## red
// can_node
module can_node (
    input  wire        clk,
    input  wire        rst,
    input  wire        tx_sig,
    output wire        tx_can_tx,
    output wire        tx_rst_n,
    output wire        tx_led,
    output wire [14:0] tx_crc_reg,
    output wire [3:0]  tx_dlc,
    output wire [10:0] tx_id,
    output wire [3:0]  tx_current_state,
    output wire [15:0] tx_bit_counter,
    output wire [63:0] tx_data,
    output wire        tx_send_frame,
    output wire        tx_sending_frame,
    output wire        tx_idle,
    input  wire        rx_can_rx_buf,
    output wire        rx_SOF_detected,
    output wire        rx_receiving_frame,
    output wire        rx_can_rx,
    output wire [10:0] rx_id_rx,
    output wire [3:0]  rx_dlc_rx,
    output wire [63:0] rx_crc_rx,
    output wire [63:0] rx_data_rx,
    output wire [3:0]  rx_current_state,
    output wire [31:0] rx_state_ascii,
    output wire        rx_red,
    output wire        rx_green,
    output wire        rx_blue,
    output wire        rx_debug_led,
    output wire [15:0] rx_bit_counter,
    output wire        rx_frame_valid
);
Size in the first run: about 2400 cells after synthesis, ~220 flip-flops, roughly 330 I/O pins, roughly 15000 um^2 of cells after synthesis.
==> flow/config.mk <==
export PLATFORM = sky130hd
export DESIGN_NAME = can_node
export DESIGN_NICKNAME = can_node
export VERILOG_FILES = /design/flow/design.v
export SDC_FILE = /design/flow/constraint.sdc
export NUM_CORES = 4
export LEC_CHECK = 0
export ABC_AREA = 1
export CAP_MARGIN = 20
export CORE_MARGIN = 2
export CORE_UTILIZATION = 72
export CTS_CLUSTER_DIAMETER = 400
export CTS_CLUSTER_SIZE = 96
export PLACE_DENSITY = 0.42
export SETUP_SLACK_MARGIN = -0.28
export SLEW_MARGIN = 20
==> flow/constraint.sdc <==
create_clock -name core_clock -period 3.4 [get_ports {clk}]
set_input_delay 0.6800 -clock core_clock [delete_from_list [all_inputs] [get_ports {clk}]]
set_output_delay 0.6800 -clock core_clock [all_outputs]
set_load 0.01 [all_outputs]
run.sh (not shown) runs the stock make flow with config.mk's settings and CLKGATE_MAP_FILE=.
Status(red) = ERROR, stage = 5_1_grt
[inputs] blue vs red
- SETUP_SLACK_MARGIN: -0.28 -> unset
- CTS_CLUSTER_SIZE: 96 -> unset
- CTS_CLUSTER_DIAMETER: 400 -> unset
- ABC_AREA: 1 -> unset
- PLACE_DENSITY: 0.42 -> unset
- CORE_UTILIZATION: 72 -> 40
- the clock period (ns, I/O delays scaled along): 3.4 -> 7.0
Findings:
The flow did not stop early for blue: all stages ran, and the layout cleared the timing, design-rule and antenna checks. Simple-gate area share of the yosys netlist, blue and red, higher one = red. [blue] die span in x rose about 28% relative to red. Per the comparison of blue with red, post-cts repair resize count went down by 85, number of instances in the placed design went down by 20%, synthesized area went down by about 9%, yosys stat cell total went down by about 24%, synthesized cell count went down by 573. Taking blue over red, the die area ratio works out to 1.6. Diff red -> blue | instance area after placement | down by more than 10%.
The inputs of green differ from those of blue as listed below.
- CORE_UTILIZATION now 70, was 40
- PLACE_DENSITY now 0.65, previously not set
- TNS_END_PERCENT now 5, previously not set
- CTS_CLUSTER_DIAMETER now 321, previously not set
- the clock period (ns, I/O delays scaled along) now 4.73, was 7.0
==> results <==
Higher design area among green and blue: green. blue -> green: die height decreased by more than 10%. Layout-stage area growth over the synthesis result: green vs blue up 0.71 points. green — core utilization 37 points higher, blue as reference. Changes observed in green relative to blue: routed wire length held, first-pass GRT wire length shows a reduction of 1.4 mm. Count of cells along the worst register-to-register path ended up 1 higher on green than on blue.
### green -> orange
- removing TNS_END_PERCENT (formerly 5)
- setting ABC_AREA to 1 for the first time
- changing CORE_UTILIZATION from 70 to 68
- removing CTS_CLUSTER_DIAMETER (formerly 321)
- removing PLACE_DENSITY (formerly 0.65)
- changing the clock period (ns, I/O delays scaled along) from 4.73 to 11.0
Results
- Cell area after synthesis came out higher on orange than on green.
- Vertical die size: orange higher than green
- green → orange: sequential cell area essentially unchanged; core occupancy in the finished layout decreased 5.0 points; highest clock rate decreased 8.4%; via count increased 2299.
- Row signed area change from the synthesized netlist to the final layout: orange lower / green higher
- Re worst path buffer plus inverter count: green was lower than orange.
- Worst setup slack delta for orange relative to green: 5.84 ns higher
- The final reports for orange and green show multiplexer fraction of the synthesized cell area lower in the former.

can_node again, from the RTL that the note above started with.
make LEC_CHECK=0 ABC_AREA=0 CAP_MARGIN=20 CELL_PAD_IN_SITES_GLOBAL_PLACEMENT=2 CORE_MARGIN=3 CORE_UTILIZATION=47 HOLD_SLACK_MARGIN=-0.1 MAX_ROUTING_LAYER=met4 SLEW_MARGIN=30 finish   # period 3.36 ns
The baseline failed in global placement.
Change:
- CELL_PAD_IN_SITES_GLOBAL_PLACEMENT: 2 -> 0
- CORE_MARGIN: 3 -> 2
- CORE_UTILIZATION: 47 -> 70
- HOLD_SLACK_MARGIN: -0.1 -> not set
- PLACE_DENSITY_LB_ADDON: not set -> 0.28
- clock period: 3.36 -> 4.36 ns (I/O delays scaled with it)
Effect: The changed run produced a layout that fails on negative setup slack. Synthesized area is unchanged. Die size came out lower by 34%. Synthesized cell count does not change.

can_node again, from the RTL that the note above started with.
==> flow/config.mk <==
export PLATFORM = sky130hd
export DESIGN_NAME = can_node
export DESIGN_NICKNAME = can_node
export VERILOG_FILES = /design/flow/design.v
export SDC_FILE = /design/flow/constraint.sdc
export NUM_CORES = 4
export LEC_CHECK = 0
export ABC_AREA = 1
export CAP_MARGIN = 35
export CORE_ASPECT_RATIO = 0.54
export CORE_MARGIN = 2
export CORE_UTILIZATION = 42
export CTS_CLUSTER_SIZE = 93
export GPL_ROUTABILITY_DRIVEN = 1
export MAX_ROUTING_LAYER = met5
export MIN_ROUTING_LAYER = met2
export SETUP_SLACK_MARGIN = 1.13
export SLEW_MARGIN = 20
==> flow/constraint.sdc <==
create_clock -name core_clock -period 7.0 [get_ports {clk}]
set_input_delay 1.4000 -clock core_clock [delete_from_list [all_inputs] [get_ports {clk}]]
set_output_delay 1.4000 -clock core_clock [all_outputs]
set_load 0.01 [all_outputs]
The first run completed with no timing, DRC or antenna violations.
==> next run, changes <==
Settings changed: ABC_AREA 1 to 0, CAP_MARGIN 35 to 20, CORE_ASPECT_RATIO 0.54 to default, CORE_UTILIZATION 42 to 72, CTS_CLUSTER_SIZE 93 to default, GPL_ROUTABILITY_DRIVEN 1 to default, MAX_ROUTING_LAYER met5 to default, MIN_ROUTING_LAYER met2 to default, PLACE_DENSITY from default to 0.38, SETUP_SLACK_MARGIN 1.13 to default, TNS_END_PERCENT from default to 20.
Clock period 7.0 ns to 4.87 ns, I/O delays scaled along.
Effect: Final area is lower by a little under a tenth; clock-buffer cell count is higher by 2; first-iteration DRC count is lower by well over a third.
==> next run, changes <==
Settings changed: ABC_AREA 0 to 1, CTS_CLUSTER_DIAMETER from default to 44, CTS_CLUSTER_SIZE from default to 22, PLACE_DENSITY 0.38 to 0.35, TNS_END_PERCENT 20 to default.
Clock period 4.87 ns to 2.45 ns, I/O delays scaled along.
The changed run never finished: it broke off in detailed placement (3_5_place_dp).
Die size came out higher by roughly a tenth.
Synthesized area came out higher by roughly a tenth.
Synthesized cell count came out higher by a quarter to a third.
==> next run, changes <==
Settings changed: ABC_AREA 1 to default, CORE_UTILIZATION 72 to 69, CTS_CLUSTER_DIAMETER 44 to 337, CTS_CLUSTER_SIZE 22 to 95, PLACE_DENSITY 0.35 to 0.36, TNS_END_PERCENT from default to 10.
Clock period 2.45 ns to 3.2 ns, I/O delays scaled along.
The new run ended with an error in global routing (5_1_grt) (GRT-0232).
Die area decreases by 4.4%.
Synthesized cell count goes down by 24%.
Area after synthesis decreases by 8.5%.

run A:
Starting RTL as in the previous note.
make LEC_CHECK=0 CAP_MARGIN=20 CORE_MARGIN=2 CORE_UTILIZATION=72 CTS_CLUSTER_DIAMETER=337 CTS_CLUSTER_SIZE=95 PLACE_DENSITY=0.36 SLEW_MARGIN=20 TNS_END_PERCENT=15 finish   # period 3.2 ns
Run A is listed as incomplete: the tool reported an error in global routing (5_1_grt) and the run ended there.
Edits applied to the flow inputs when going from run A to run B:
- CORE_UTILIZATION changed from 72 to 40
- CTS_CLUSTER_DIAMETER removed (was 337)
- TNS_END_PERCENT removed (was 15)
- PLACE_DENSITY removed (was 0.36)
- CTS_CLUSTER_SIZE removed (was 95)
- the clock period (ns, I/O delays scaled along) changed from 3.2 to 5.76
Results
What run B reported for placer congestion estimate has to be multiplied by 1.11 to get the figure for run A.
Run A fits on a die that is smaller than the die of run B.
Between run A and run B, the number of instances in the placed design does not differ in any meaningful way.
Compared to run A, run B has overall die height 33% higher.
Between run A and run B, TritonCTS buffer count increased.
Looking at standard cell area after detailed placement across run B and run A, the one that comes out higher is run A.
Run B ran to completion and came out clean on the timing, design-rule and antenna checks.
Run B and run A ended up with nearly the same synthesized area.
Run B ended up with a lower core utilization before placement than run A did.
Reported for run B and run A, total of flip-flops plus latches after synthesis turned out identical to the last digit.
[inputs] run C vs run B
- CORE_UTILIZATION changed from 40 to 68
- TNS_END_PERCENT newly set to 5
- SETUP_SLACK_MARGIN newly set to 1.15
- CTS_CLUSTER_SIZE newly set to 33
- CTS_CLUSTER_DIAMETER newly set to 258
- the clock period (ns, I/O delays scaled along) changed from 5.76 to 4.14
[summary]
Stage in which a tool error killed run C: global routing (5_1_grt).
Against run B, run C comes in about 23% lower on die width.
Reported for run C and run B, area fraction in and, or, nand and nor cells after synthesis turned out identical to the last digit.
Run C vs. run B: tally of unique sky130hd cells used after synthesis now sits at about the same level; gate count of the mapped netlist now sits at about the same level; number of placed instances with taps included now sits lower.
From run B to run C the numbers moved as follows: cell row count fell by about 24%, chip height fell by 23%, die area fell by 40%.
Inputs modified between run C and run D:
- clearing CTS_CLUSTER_DIAMETER, which used to be 258
- putting ABC_AREA at 1 where nothing was set
- swapping 5 for 20 in TNS_END_PERCENT
- swapping 68 for 72 in CORE_UTILIZATION
- swapping 33 for 73 in CTS_CLUSTER_SIZE
- putting PLACE_DENSITY at 0.38 where nothing was set
- swapping 4.14 for 4.87 in the clock period (ns, I/O delays scaled along)
==> comparison <==
- Run D vs run C — placed cell count climbed by more than 10%
- Measured against each other, run C and run D differ in AND-OR/OR-AND share of the synthesized area, the higher figure coming from run C.
- What ended run D was a tool error in global routing (5_1_grt); the run never finished.
- [compare] base=run C new=run D: placer congestion estimate now larger.
- Looking at chip area from the yosys synthesis statistics, run D sits 9.3% higher than run C does.
- The post-CTS repair timing setup buffer count reported for run D is greater than that of run C by 11.
- Summary: with run C as the reference, height of the die in run D moved up slightly.
- As of run D, instance count of the mapped netlist had risen by more than a quarter compared to run C.
- Compared run D vs run C, and die width is up in run D.
- Post-synthesis adder-cell area fraction in run D is 0.30 points lower than in run C
--- input diff run D..run E ---
- CTS_CLUSTER_DIAMETER now 51, previously not set
- PLACE_DENSITY no longer set, was 0.38
- ABC_AREA no longer set, was 1
- CORE_UTILIZATION now 68, was 72
- CTS_CLUSTER_SIZE now 33, was 73
- TNS_END_PERCENT now 5, was 20
- the clock period (ns, I/O delays scaled along) now 4.14, was 4.87
[summary]
Run E never completed; the flow aborted with a tool error in global routing (5_1_grt).
Measured against run D, the summed instance area of the synthesized netlist of run E comes out at 0.915 times the reference value.
Comparing run E and run D, number of buffers added by the clock tree synthesis step is lower on run E.
Diff run D -> run E: post-cts gate resize count has increased; die area has decreased.
Against run D, run E reports a die extent in x that is lower.
[inputs] run F vs run E
- CTS_CLUSTER_SIZE now 22, was 33
- SETUP_SLACK_MARGIN no longer set, was 1.15
- ABC_AREA now 1, previously not set
- CORE_UTILIZATION now 65, was 68
- TNS_END_PERCENT no longer set, was 5
- CTS_CLUSTER_DIAMETER no longer set, was 51
- the clock period (ns, I/O delays scaled along) now 2.45, was 4.14
[summary]
None of the runs run E and run F ends with a clean layout. Run F did not run to completion, as it errored out during global routing (5_1_grt). Run E is listed as incomplete: the tool reported an error in global routing (5_1_grt) and the run ended there. Relative to run E, core outline area increased by about 16% in run F. Per the comparison of run F with run E, final estimated routing congestion in global placement increased 17%, xor and xnor area share after synthesis decreased 2.9 points, number of instances in the placed design increased 818.

can_node again, from the RTL that the note above started with.
==> flow/config.mk <==
export PLATFORM = sky130hd
export DESIGN_NAME = can_node
export DESIGN_NICKNAME = can_node
export VERILOG_FILES = /design/flow/design.v
export SDC_FILE = /design/flow/constraint.sdc
export NUM_CORES = 4
export LEC_CHECK = 0
export CAP_MARGIN = 20
export CORE_ASPECT_RATIO = 0.5
export CORE_MARGIN = 2
export CORE_UTILIZATION = 69
export CTS_CLUSTER_DIAMETER = 337
export CTS_CLUSTER_SIZE = 95
export PLACE_DENSITY = 0.36
export SETUP_SLACK_MARGIN = 0.61
export SLEW_MARGIN = 20
export TNS_END_PERCENT = 10
==> flow/constraint.sdc <==
create_clock -name core_clock -period 3.2 [get_ports {clk}]
set_input_delay 0.6400 -clock core_clock [delete_from_list [all_inputs] [get_ports {clk}]]
set_output_delay 0.6400 -clock core_clock [all_outputs]
set_load 0.01 [all_outputs]
The baseline did not get past global routing (5_1_grt) (GRT-0232).
==> next run, changes <==
==> flow/config.mk (replaced) <==
export PLATFORM = sky130hd
export DESIGN_NAME = can_node
export DESIGN_NICKNAME = can_node
export VERILOG_FILES = /design/flow/design.v
export SDC_FILE = /design/flow/constraint.sdc
export NUM_CORES = 4
export LEC_CHECK = 0
export CAP_MARGIN = 20
export CORE_MARGIN = 2
export CORE_UTILIZATION = 49
export SLEW_MARGIN = 20
==> flow/constraint.sdc (replaced) <==
create_clock -name core_clock -period 5.76 [get_ports {clk}]
set_input_delay 1.1520 -clock core_clock [delete_from_list [all_inputs] [get_ports {clk}]]
set_output_delay 1.1520 -clock core_clock [all_outputs]
set_load 0.01 [all_outputs]
After rerunning:
- This time the run completed without violations
- synthesized cell count stays the same
- area after synthesis does not change
- die area goes up by 39%
==> next run, changes <==
--- a/flow/config.mk
+++ b/flow/config.mk
@@ -9,3 +9,5 @@
 export CORE_MARGIN = 2
-export CORE_UTILIZATION = 49
+export CORE_UTILIZATION = 68
+export CTS_CLUSTER_SIZE = 33
 export SLEW_MARGIN = 20
+export TNS_END_PERCENT = 5
==> flow/constraint.sdc (replaced) <==
create_clock -name core_clock -period 4.14 [get_ports {clk}]
set_input_delay 0.8280 -clock core_clock [delete_from_list [all_inputs] [get_ports {clk}]]
set_output_delay 0.8280 -clock core_clock [all_outputs]
set_load 0.01 [all_outputs]
Outcome:
- The changed run produced a layout that fails on negative setup slack
- routed wire length rises by 17%
- first-iteration DRC count climbs by 77%
- die size went down by 27%
- cell count came out lower by 0.64%
- sequential power goes up by 39%
- clock skew went up by 0.0086 ns
- setup slack gets worse by 0.75 ns
- worst hold slack improves by 0.0087 ns
- global-route usage is higher by 14 points
==> next run, changes <==
--- a/flow/config.mk
+++ b/flow/config.mk
@@ -9,5 +9,6 @@
 export CORE_MARGIN = 2
-export CORE_UTILIZATION = 68
-export CTS_CLUSTER_SIZE = 33
-export SLEW_MARGIN = 20
-export TNS_END_PERCENT = 5
+export CORE_UTILIZATION = 40
+export GPL_TIMING_DRIVEN = 0
+export MAX_ROUTING_LAYER = met4
+export MIN_ROUTING_LAYER = met2
+export SLEW_MARGIN = 10
==> flow/constraint.sdc (replaced) <==
create_clock -name core_clock -period 8.11 [get_ports {clk}]
set_input_delay 1.6220 -clock core_clock [delete_from_list [all_inputs] [get_ports {clk}]]
set_output_delay 1.6220 -clock core_clock [all_outputs]
set_load 0.01 [all_outputs]
This time the run completed without violations.
Fmax drops by 34%.
Power drops by 45%.
Wire length climbs by about 1.6%.
Combinational power drops by 53%.
Utilization drops by 38 points.
Sequential power drops by 49%.
Power and IR drop assume default switching activity.
